== red ==
Design hopselection, start of the top module:
module hopselection(
clk_6M, rstz, p_033us,
regi_isMaster,
ps_pagerespTO,
fk_page,
scancase,
m_half_tslot_p,
connsnewslave, connsnewmaster,
txbit_period, rxbit_period,
fkset_p,   
psackfhs, pagetxfhs, pagetmp, pagerxackfhs ,
corre_threshold,
psrxfhs_succ_p,
psrxfhs,
pstxid,
m_tslot_p, ms_tslot_p,
ps_N_incr_p,
pageAB_2Npage_count, 
Atrain,
regi_interlace_offset, regi_page_k_nudge,
regi_AFH_mode,
regi_AFH_N, regi_AFH_channel_map,
ps, gips, is, giis, page, inquiry, mpr, spr, ir, conns,
prs_clock_frozen, prm_clock_frozen,
CLK, CLKE, CLKN, BD_ADDR,
counter_isFHS,
fk,
fk_chg_p, fk_chg_p_ff,
fk_pstxid
);
clock: 21.1 ns
lec_check: 0
abc_area: 1
cap_margin: 15
core_margin: 2
core_utilization: 72
cts_cluster_diameter: 142
cts_cluster_size: 99
place_density: 0.6
setup_slack_margin: 1.15
slew_margin: 20
run.sh (not shown) runs the stock make flow with config.mk's settings and CLKGATE_MAP_FILE=.
For blue, these inputs were changed with respect to red:
diff --git a/flow/config.mk b/flow/config.mk
--- a/flow/config.mk
+++ b/flow/config.mk
@@ -7,10 +7,10 @@
 export LEC_CHECK = 0
 export ABC_AREA = 1
-export CAP_MARGIN = 15
+export CAP_MARGIN = 20
 export CORE_MARGIN = 2
-export CORE_UTILIZATION = 72
+export CORE_UTILIZATION = 64
 export CTS_CLUSTER_DIAMETER = 142
 export CTS_CLUSTER_SIZE = 99
 export PLACE_DENSITY = 0.6
-export SETUP_SLACK_MARGIN = 1.15
 export SLEW_MARGIN = 20
+export TNS_END_PERCENT = 15
==> flow/constraint.sdc <==
create_clock -name core_clock -period 14.2 [get_ports {clk_6M}]
set_input_delay 2.8400 -clock core_clock [delete_from_list [all_inputs] [get_ports {clk_6M}]]
set_output_delay 2.8400 -clock core_clock [all_outputs]
set_load 0.01 [all_outputs]
==> results <==
Compared to red, blue has detail-routed net length per standard cell 1.6 µm higher. red finished every step from synthesis to the final layout, and the layout passed the timing, DRC and antenna checks. Status blue: flow complete, layout not clean - negative setup slack. Measured against each other, blue and red differ in post-route worst setup slack, the higher figure coming from red. Re number of rows in the core area: blue is 7.1% up on red.
#### Input delta (green over blue)
==> flow/config.mk <==
export PLATFORM = sky130hd
export DESIGN_NAME = hopselection
export DESIGN_NICKNAME = hopselection
export VERILOG_FILES = /design/flow/design.v
export SDC_FILE = /design/flow/constraint.sdc
export NUM_CORES = 4
export LEC_CHECK = 0
export CAP_MARGIN = 20
export CORE_MARGIN = 2
export CORE_UTILIZATION = 40
export PLACE_DENSITY = 0.6
export SLEW_MARGIN = 20
==> flow/constraint.sdc <==
create_clock -name core_clock -period 23.1 [get_ports {clk_6M}]
set_input_delay 4.6200 -clock core_clock [delete_from_list [all_inputs] [get_ports {clk_6M}]]
set_output_delay 4.6200 -clock core_clock [all_outputs]
set_load 0.01 [all_outputs]
==> comparison <==
- green: flow completed, timing, DRC and antenna clean
- Going from blue to green, routed metal-1 wirelength shrinks by about 4.3%.
- Looking at wire length, green sits 27% below blue.
- green vs blue — routed via count dropped about 26%.
- [compare] base=blue new=green: first-iteration DRC count moved down; cell count after synthesis moved down; multiplexer fraction of the synthesized cell area moved up.
Here is what was changed in the inputs of orange compared with green.
diff --git a/flow/config.mk b/flow/config.mk
--- a/flow/config.mk
+++ b/flow/config.mk
@@ -8,5 +8,5 @@
 export CAP_MARGIN = 20
 export CORE_MARGIN = 2
-export CORE_UTILIZATION = 40
+export CORE_UTILIZATION = 43
 export PLACE_DENSITY = 0.6
 export SLEW_MARGIN = 20
Results
- Higher number of well taps among green and orange: green
- Higher clock period minus worst slack among green and orange: orange
- The ratio of final minimum period to clock period was comparable across green and orange.
- A worst setup path endpoint of fk[3] is what green shows, while fk[6] belongs to orange.

hopselection again, from the RTL that the note above started with.
export LEC_CHECK = 0
export ABC_AREA = 1
export CAP_MARGIN = 20
export CORE_MARGIN = 2
export CORE_UTILIZATION = 70
export CTS_CLUSTER_DIAMETER = 234
export CTS_CLUSTER_SIZE = 72
export HOLD_SLACK_MARGIN = 0.29
export MAX_ROUTING_LAYER = met4
export PLACE_DENSITY = 0.65
export SETUP_SLACK_MARGIN = 4.01
export SLEW_MARGIN = 20
export TNS_END_PERCENT = 5
create_clock -name core_clock -period 15.4 [get_ports {clk_6M}]
The baseline did not get past global routing (5_1_grt) on GRT-0232.
Rerun with:
==> flow/config.mk (replaced) <==
export PLATFORM = sky130hd
export DESIGN_NAME = hopselection
export DESIGN_NICKNAME = hopselection
export VERILOG_FILES = /design/flow/design.v
export SDC_FILE = /design/flow/constraint.sdc
export NUM_CORES = 4
export LEC_CHECK = 0
export CAP_MARGIN = 20
export CORE_MARGIN = 2
export CORE_UTILIZATION = 40
export PLACE_DENSITY = 0.6
export SLEW_MARGIN = 20
==> flow/constraint.sdc (replaced) <==
create_clock -name core_clock -period 25.0 [get_ports {clk_6M}]
set_input_delay 5.0000 -clock core_clock [delete_from_list [all_inputs] [get_ports {clk_6M}]]
set_output_delay 5.0000 -clock core_clock [all_outputs]
set_load 0.01 [all_outputs]
With this change the flow produced a clean layout.
Synthesized cell count goes down by 22%.
Synthesized area goes up by 1.9%.
Die size goes up by 76%.

Setup of JK:
Starting RTL as in the previous note.
clock: 21.1 ns
lec_check: 0
abc_area: 1
cap_margin: 15
core_margin: 2
core_utilization: 72
cts_cluster_diameter: 142
cts_cluster_size: 99
hold_slack_margin: -0.08
place_density: 0.6
slew_margin: 20
Inputs modified between JK and MS:
# JK
export LEC_CHECK = 0
export ABC_AREA = 1
export CAP_MARGIN = 15
export CORE_MARGIN = 2
export CORE_UTILIZATION = 72
export CTS_CLUSTER_DIAMETER = 142
export CTS_CLUSTER_SIZE = 99
export HOLD_SLACK_MARGIN = -0.08
export PLACE_DENSITY = 0.6
export SLEW_MARGIN = 20
create_clock -name core_clock -period 21.1 [get_ports {clk_6M}]
# MS
export LEC_CHECK = 0
export CAP_MARGIN = 20
export CORE_MARGIN = 2
export CORE_UTILIZATION = 12
export PLACE_DENSITY = 0.6
export SLEW_MARGIN = 20
create_clock -name core_clock -period 30.4 [get_ports {clk_6M}]
- MS: global routing usage on met2 lower than JK
- Delta (MS minus JK): die size moved up; sequential share of cell area moved down; net switching power moved down.
- All-layer global routing usage for MS is lower than for JK.
- Summary — clock network area share, MS relative to JK: lower, by 0.46 points.
- The lower routed wire length came out of JK.
- In MS relative to JK, non-clock buffer count had gone up by a few percent.
Input changes introduced in AL (baseline for comparison: MS):
# MS
export LEC_CHECK = 0
export CAP_MARGIN = 20
export CORE_MARGIN = 2
export CORE_UTILIZATION = 12
export PLACE_DENSITY = 0.6
export SLEW_MARGIN = 20
create_clock -name core_clock -period 30.4 [get_ports {clk_6M}]
# AL
export LEC_CHECK = 0
export CAP_MARGIN = 20
export CORE_MARGIN = 2
export CORE_UTILIZATION = 40
export CTS_CLUSTER_SIZE = 83
export PLACE_DENSITY = 0.85
export SLEW_MARGIN = 20
create_clock -name core_clock -period 25.0 [get_ports {clk_6M}]
## What came out
AL has completed all stages; timing, DRC and antenna checks passed.
Summary of AL over MS: relative contribution of the clock network to total power has increased, routed wire length has decreased, die width has decreased, power share of the sequential group has increased.
HPWL after detailed placement went down by more than 10% going from MS to AL.
| final worst slack | higher: MS |
From MS to AL the numbers moved as follows: share of the core filled with cells in the final layout now larger, first-pass iteration count of the detailed router now smaller.
Lower wire length of the first global-routing pass was reported by AL, not MS.
For TR, these inputs were changed with respect to AL:
# AL
export LEC_CHECK = 0
export CAP_MARGIN = 20
export CORE_MARGIN = 2
export CORE_UTILIZATION = 40
export CTS_CLUSTER_SIZE = 83
export PLACE_DENSITY = 0.85
export SLEW_MARGIN = 20
create_clock -name core_clock -period 25.0 [get_ports {clk_6M}]
# TR
export LEC_CHECK = 0
export CAP_MARGIN = 20
export CORE_ASPECT_RATIO = 0.5
export CORE_MARGIN = 7
export CORE_UTILIZATION = 45
export CTS_CLUSTER_DIAMETER = 328
export CTS_CLUSTER_SIZE = 100
export PLACE_DENSITY_LB_ADDON = 0.3
export SLEW_MARGIN = 20
export TNS_END_PERCENT = 20
create_clock -name core_clock -period 25.0 [get_ports {clk_6M}]
### Flow results
[compare] base=AL new=TR: post-detailed-route wirelength per cell now smaller; slack of the worst reg-to-reg path now smaller; total number of vias now smaller.
Inputs modified between TR and PW:
# TR
export LEC_CHECK = 0
export CAP_MARGIN = 20
export CORE_ASPECT_RATIO = 0.5
export CORE_MARGIN = 7
export CORE_UTILIZATION = 45
export CTS_CLUSTER_DIAMETER = 328
export CTS_CLUSTER_SIZE = 100
export PLACE_DENSITY_LB_ADDON = 0.3
export SLEW_MARGIN = 20
export TNS_END_PERCENT = 20
create_clock -name core_clock -period 25.0 [get_ports {clk_6M}]
# PW
export LEC_CHECK = 0
export CAP_MARGIN = 35
export CELL_PAD_IN_SITES_GLOBAL_PLACEMENT = 3
export CORE_ASPECT_RATIO = 0.5
export CORE_MARGIN = 9
export CORE_UTILIZATION = 39
export CTS_CLUSTER_DIAMETER = 270
export CTS_CLUSTER_SIZE = 45
export HOLD_SLACK_MARGIN = 0.26
export PLACE_DENSITY_LB_ADDON = 0.3
export SETUP_SLACK_MARGIN = -1.01
export SLEW_MARGIN = 20
export TNS_END_PERCENT = 15
create_clock -name core_clock -period 25.0 [get_ports {clk_6M}]
--- outcome ---
- Every run in the comparison, PW and TR, completed the flow with a clean layout.
- Re highest cell delay on the worst timing path: TR was higher than PW.
- For power in combinational cells, PW and TR come out practically identical.
- Final cell count grows by a few percent when moving from TR to PW.
- Compared with TR, PW shows final area higher by 71 sq um.
Power is estimated from default activity; no workload was simulated.
